==> run a <==
==> flow/design.v <==
module fp10 #(
    parameter HALF = 100          
)(
    input  wire clk_in,
    input  wire reset,
    output wire tick
);
    reg [22:0] counter;
    reg clk_out;
    always @(posedge clk_in or posedge reset) begin
        if (reset) begin
            counter <= 0;
            clk_out <= 0;
        end
        else if (counter == HALF - 1) begin
            counter <= 0;
            clk_out <= ~clk_out;
        end
        else begin
            counter <= counter + 1;
        end
    end
    assign tick = (counter == HALF - 1) && ~clk_out;
endmodule
module miao10(clk, reset, tick, cout, qout);
input clk, reset, tick;
output cout;
output reg [7:0] qout;
always@(posedge clk or posedge reset) begin
   if (reset)
      qout <= 0;
   else if (tick) begin
      if(qout == 4)
         qout <= 0;
      else
         qout <= qout + 1;
   end
end
assign cout = (qout == 4) ? 1 : 0;
endmodule
module miao(qout,reset,clk,tick,cin,secin1,cout);
input clk,reset,tick,cin;
input [7:0] secin1;
output reg[7:0] qout;
output cout;
always@(posedge clk or posedge reset)
begin
	if(reset) qout<=0;
	else if(tick && cin)
	begin
   if(qout==59) begin qout<=0;end
	        else qout<=qout+1;end
end
assign cout=((qout==59)&&(secin1==4))?1:0;
endmodule
module fen(qout,am,am_fall,reset,clk,tick,cin,cout,nout,secin,secin1,naozhong);
input clk,reset,tick,am,am_fall,cin,naozhong;
input [7:0] secin;
input [7:0] secin1;
output reg[7:0] qout;
output reg[7:0] nout;
output   cout;
always@(posedge clk or posedge reset)
begin
	if(reset) qout<=0;
	else if(tick&&(~naozhong)&&(~am||cin))
	begin
   if(qout==59) begin qout<=0;end
	        else qout<=qout+1;end
end
always@(posedge clk or posedge reset)
begin
	if(reset) nout<=0;
	else if(am_fall&&naozhong)
	begin
	if(nout==59) begin nout<=0;end
		     else nout<=nout+1;end
end
assign cout=((qout==59)&&(secin==59)&&(secin1==4))?1:0;
endmodule
module shi(qout,ah,ah_fall,reset,clk,tick,cin,naozhong,nout);
input clk,reset,tick,ah,ah_fall,cin,naozhong;
output reg[7:0] qout;
output reg[7:0] nout;
always@(posedge clk or posedge reset)
begin
	if(reset) qout<=0;
	else if(tick&&(~naozhong)&&(~ah||cin))
	begin
   if(qout==23) qout<=0;
	        else qout<=qout+1;end
end
always@(posedge clk or posedge reset)
begin
	if(reset) nout<=0;
	else if(ah_fall&&naozhong)
	begin
	if(nout==23) begin nout<=0;end
		     else nout<=nout+1;end
end
endmodule
module alarm(en,clk,tick,reset,cin,set,shi,daodian,min,miao);
input [7:0] shi;
input [7:0] min;
input [7:0] miao;
input reset,cin,clk,tick,en;
output reg[7:0] set;
output daodian;
always@(posedge clk or posedge reset)
begin
	if(reset) set<=0;
	else if(tick)
	begin
		if(set==23)
		set<=0;
		else if(~cin)
		set<=set+1;
	end
end
assign daodian=(en&&(min==8'b0)&&(miao < 10))?1:0;
endmodule
module naozhong(
    input wire [7:0] shi_nao,
    input wire [7:0] shi_date,
    input wire [7:0] fen_nao,
    input wire [7:0] fen_date,
    input wire switch, clk, reset, tick,
    input wire switch_rise,
    output reg audio
);
    reg en_reg;
    reg alarm_enabled;
    always @(posedge clk or posedge reset)
    begin
        if (reset)
            en_reg <= 0;
        else if (tick)
        begin
            if (switch)
            begin
                en_reg <= 1;
            end
            else
                en_reg <= 0;
        end
    end
    always @(posedge clk or posedge reset)
    begin
        if (reset)
            alarm_enabled <= 1;
        else if (switch_rise)
            alarm_enabled <= !alarm_enabled;
    end
    always @(posedge clk or posedge reset)
    begin
        if (reset)
            audio <= 0;
        else if (tick)
        begin
            if (alarm_enabled && en_reg && (shi_nao == shi_date)&&(fen_nao == fen_date))
                audio <= 1;
            else
                audio <= 0;
        end
    end
endmodule
module audio(
    input wire clk,            
    input wire reset,          
    input wire en,             
    output wire pwm_out        
);
    parameter C4 = 261;
    parameter D4 = 293;
    parameter E4 = 329;
    parameter F4 = 349;
    parameter G4 = 392;
    parameter A4 = 440;
    parameter B4 = 493;
    parameter E_DI = 82;
    parameter FS = 93;
    parameter CLK_FREQ = 50000;
    parameter LONG  = 2000;
    parameter SHORT = 1000;
    reg [31:0] counter;
    reg [31:0] pwm_duty_cycle;   
    reg [31:0] note_freq;
    reg [31:0] note_duration_counter;
    reg [3:0] note_index;   
    function [31:0] note_table;
        input [3:0] idx;
        case (idx)
            4'd0:  note_table = D4;
            4'd1:  note_table = G4;
            4'd2:  note_table = B4;
            4'd3:  note_table = G4;
            4'd4:  note_table = A4;
            4'd5:  note_table = D4;
            4'd6:  note_table = E4;
            4'd7:  note_table = B4;
            4'd8:  note_table = G4;
            4'd9:  note_table = E_DI;
            4'd10: note_table = D4;
            4'd11: note_table = B4;
            4'd12: note_table = G4;
            4'd13: note_table = E_DI;
            4'd14: note_table = B4;
            4'd15: note_table = FS;
            default: note_table = B4;
        endcase
    endfunction
    function [31:0] duration_table;
        input [3:0] idx;
        case (idx)
            4'd5, 4'd6: duration_table = SHORT;
            default:    duration_table = LONG;
        endcase
    endfunction
    always @(posedge clk or posedge reset) begin
        if (reset) begin
            counter <= 0;
            pwm_duty_cycle <= 0;
        end else if (en) begin
            if (counter >= CLK_FREQ / note_freq) begin
                counter <= 0;
                pwm_duty_cycle <= ~pwm_duty_cycle;
            end else begin
                counter <= counter + 1;
            end
        end
    end
    always @(posedge clk or posedge reset) begin
        if (reset) begin
            note_index <= 0;
            note_freq <= note_table(4'd0);
            note_duration_counter <= 0;
        end else if (en) begin
            if (note_duration_counter >= duration_table(note_index)) begin
                note_duration_counter <= 0;
                note_index <= (note_index + 1) % 8;   
                note_freq <= note_table(note_index);
            end else begin
                note_duration_counter <= note_duration_counter + 1;
            end
        end
    end
    assign pwm_out = pwm_duty_cycle;
endmodule
module bcd(
	input	[7:0]	bin_in,
	output	[9:0]	bcd_out
    );
reg [3:0] ones;
reg [3:0] tens;
reg [1:0] hundreds;
integer i;
always @(*) begin
	ones 		= 4'd0;
	tens 		= 4'd0;
	hundreds 	= 2'd0;
	for(i = 7; i >= 0; i = i - 1) begin
		if (ones >= 4'd5) 		ones = ones + 4'd3;
		if (tens >= 4'd5) 		tens = tens + 4'd3;
		if (hundreds >= 4'd5)	hundreds = hundreds + 4'd3;
		hundreds = {hundreds[0],tens[3]};
		tens	 = {tens[2:0],ones[3]};
		ones	 = {ones[2:0],bin_in[i]};
	end
end	
assign bcd_out = {hundreds, tens, ones};
endmodule
module display(qin,sig);
input[3:0] qin;
output reg [0:6]sig;
always@(qin)
begin case(qin)
4'd0:sig=7'b0000001;
4'd1:sig=7'b1001111;
4'd2:sig=7'b0010010;
4'd3:sig=7'b0000110;
4'd4:sig=7'b1001100;
4'd5:sig=7'b0100100;
4'd6:sig=7'b0100000;
4'd7:sig=7'b0001111;
4'd8:sig=7'b0000000;
4'd9:sig=7'b0000100;
default:sig=7'b0000001;
endcase
end 
endmodule 
module mux2to1 (
   input wire [7:0] a,    
	input wire [7:0] b, 	 
   input wire sel,  
   output wire [7:0] y   
);
    assign y = (sel) ? a : b;
endmodule
module shuzizhong(
    input wire clk1,         
    input wire reset,        
    input wire ah1,          
    input wire am1,          
    input wire alarm1,       
    input wire en,           
    input wire naozhong,     
    output wire [0:6] shi,       
    output wire [0:6] ge,        
    output wire [0:6] min_shi,   
    output wire [0:6] min_ge,    
    output wire [0:6] sec_shi,   
    output wire [0:6] sec_ge,    
    output wire daodian,     
    output wire audio        
);
    wire tick;               
    wire [7:0] bb, miao1, fen1, shi1, nao_fen, nao_shi, set1;
    wire cout10, cout_miao, cout_fen, ring;
    wire [7:0] y_shi, y_fen, y_miao;
    wire [9:0] out, fen, miao;
    fp10 a(.clk_in(clk1), .reset(reset), .tick(tick));
    reg ah_s, ah, am_s, am, alarm_s, alarm;
    always @(posedge clk1 or posedge reset) begin
        if (reset) begin
            ah_s <= 1; ah <= 1;
            am_s <= 1; am <= 1;
            alarm_s <= 0; alarm <= 0;
        end else if (tick) begin
            ah_s <= ah1; ah <= ah_s;
            am_s <= am1; am <= am_s;
            alarm_s <= alarm1; alarm <= alarm_s;
        end
    end
    wire ah_fall = tick && ah && ~ah_s;
    wire am_fall = tick && am && ~am_s;
    wire alarm_rise = tick && ~alarm && alarm_s;
    miao10 inst16(.clk(clk1), .reset(reset), .tick(tick), .cout(cout10), .qout(bb));
    miao inst20(.qout(miao1), .reset(reset), .clk(clk1), .tick(tick), .cin(cout10),
                .secin1(bb), .cout(cout_miao));
    fen inst24(.qout(fen1), .am(am), .am_fall(am_fall), .reset(reset), .clk(clk1), .tick(tick),
               .cin(cout_miao), .cout(cout_fen), .nout(nao_fen), .secin(miao1), .secin1(bb),
               .naozhong(naozhong));
    shi inst19(.qout(shi1), .ah(ah), .ah_fall(ah_fall), .reset(reset), .clk(clk1), .tick(tick),
               .cin(cout_fen), .naozhong(naozhong), .nout(nao_shi));
    alarm inst3(.en(en), .clk(clk1), .tick(tick), .reset(reset), .cin(alarm), .set(set1),
                .shi(shi1), .daodian(daodian), .min(fen1), .miao(miao1));
    naozhong inst6(.shi_nao(nao_shi), .shi_date(shi1), .fen_nao(nao_fen), .fen_date(fen1),
                   .switch(alarm), .clk(clk1), .reset(reset), .tick(tick),
                   .switch_rise(alarm_rise), .audio(ring));
    audio inst5(.clk(clk1), .reset(reset), .en(ring), .pwm_out(audio));
    mux2to1 nn(.a(nao_shi), .b(shi1), .sel(naozhong), .y(y_shi));
    mux2to1 mm(.a(nao_fen), .b(fen1), .sel(naozhong), .y(y_fen));
    mux2to1 jj(.a(8'd0), .b(miao1), .sel(naozhong), .y(y_miao));
    bcd inst4(.bin_in(y_shi), .bcd_out(out));
    bcd inst(.bin_in(y_fen), .bcd_out(fen));
    bcd inst9(.bin_in(y_miao), .bcd_out(miao));
    display inst1(.qin(out[7:4]), .sig(shi));
    display inst2(.qin(out[3:0]), .sig(ge));
    display inst10(.qin(fen[7:4]), .sig(min_shi));
    display inst11(.qin(fen[3:0]), .sig(min_ge));
    display inst12(.qin(miao[7:4]), .sig(sec_shi));
    display inst13(.qin(miao[3:0]), .sig(sec_ge));
endmodule
==> flow/run.sh <==
#!/bin/bash
# the make line also repeats each setting of config.mk as NAME=value (left out here)
make -C /OpenROAD-flow-scripts/flow DESIGN_CONFIG=/design/flow/config.mk WORK_HOME=/design/flow/orfs CLKGATE_MAP_FILE= finish
==> flow/config.mk <==
export PLATFORM = sky130hd
export DESIGN_NAME = shuzizhong
export DESIGN_NICKNAME = shuzizhong
export VERILOG_FILES = /design/flow/design.v
export SDC_FILE = /design/flow/constraint.sdc
export NUM_CORES = 4
export LEC_CHECK = 0
export ABC_AREA = 1
export CAP_MARGIN = 30
export CELL_PAD_IN_SITES_DETAIL_PLACEMENT = 0
export CORE_MARGIN = 2
export CORE_UTILIZATION = 66
export HOLD_SLACK_MARGIN = 0.03
export MAX_ROUTING_LAYER = met5
export SETUP_SLACK_MARGIN = -0.45
export SLEW_MARGIN = 20
==> flow/constraint.sdc <==
create_clock -name core_clock -period 10.7 [get_ports {clk1}]
set_input_delay 2.1400 -clock core_clock [delete_from_list [all_inputs] [get_ports {clk1}]]
set_output_delay 2.1400 -clock core_clock [all_outputs]
set_load 0.01 [all_outputs]
==> inputs of run b, as changes to run a <==
Settings changed: ABC_AREA 1 to unset, CORE_MARGIN 2 to 3, CORE_UTILIZATION 66 to 18, CTS_CLUSTER_DIAMETER set to 397, CTS_CLUSTER_SIZE set to 98, PLACE_DENSITY_LB_ADDON set to 0.1, SETUP_SLACK_MARGIN -0.45 to unset.
==> flow/constraint.sdc (replaced) <==
create_clock -name core_clock -period 33.0 [get_ports {clk1}]
set_input_delay 6.6000 -clock core_clock [delete_from_list [all_inputs] [get_ports {clk1}]]
set_output_delay 6.6000 -clock core_clock [all_outputs]
set_load 0.01 [all_outputs]
==> flow_summary_export.csv <==
group,metric,value,unit
sta,setup_ws,-0.8995,ns
sta,setup_violations,10,
outcome,check.faults,"negative setup slack",
cts,post_cts_buffers,1,
outcome,outcome,"failed layout checks",
floorplanning,rows,55,
sta,period_used_share,1.084,
cts,clk_pin_slew,0.08,ns
critical_path,slowest_stage,"dfstp_2",
global_route,grt_pass1_wl,66840,um
logic_synthesis,fp_nets,2458,
That was run a.
==> flow_summary_export.csv <==
group,metric,value,unit
worst_hold_path,worstHoldPathCells,2,
layout,layout.cells.non_filler,2947,
layout,logic_gates,1548,
critical_path,cp-endpoint,"min_ge[4]",
cts,clk_pin_slew,0.07,ns
logic_synthesis,fp_nets,1999,
worst_hold_path,holdCritPathClass,"register to register",
global_route,grt_pass1_wl,72420,um
critical_path,worst_setup_path_end_kind,"primary output",
critical_path,slowest_stage,"mux2i_1",
outcome,outcome,"complete, no violations",
cts,post_cts_buffers,0,
floorplanning,rows,104,
sta,period_used_share,0.6027,
That was run b.
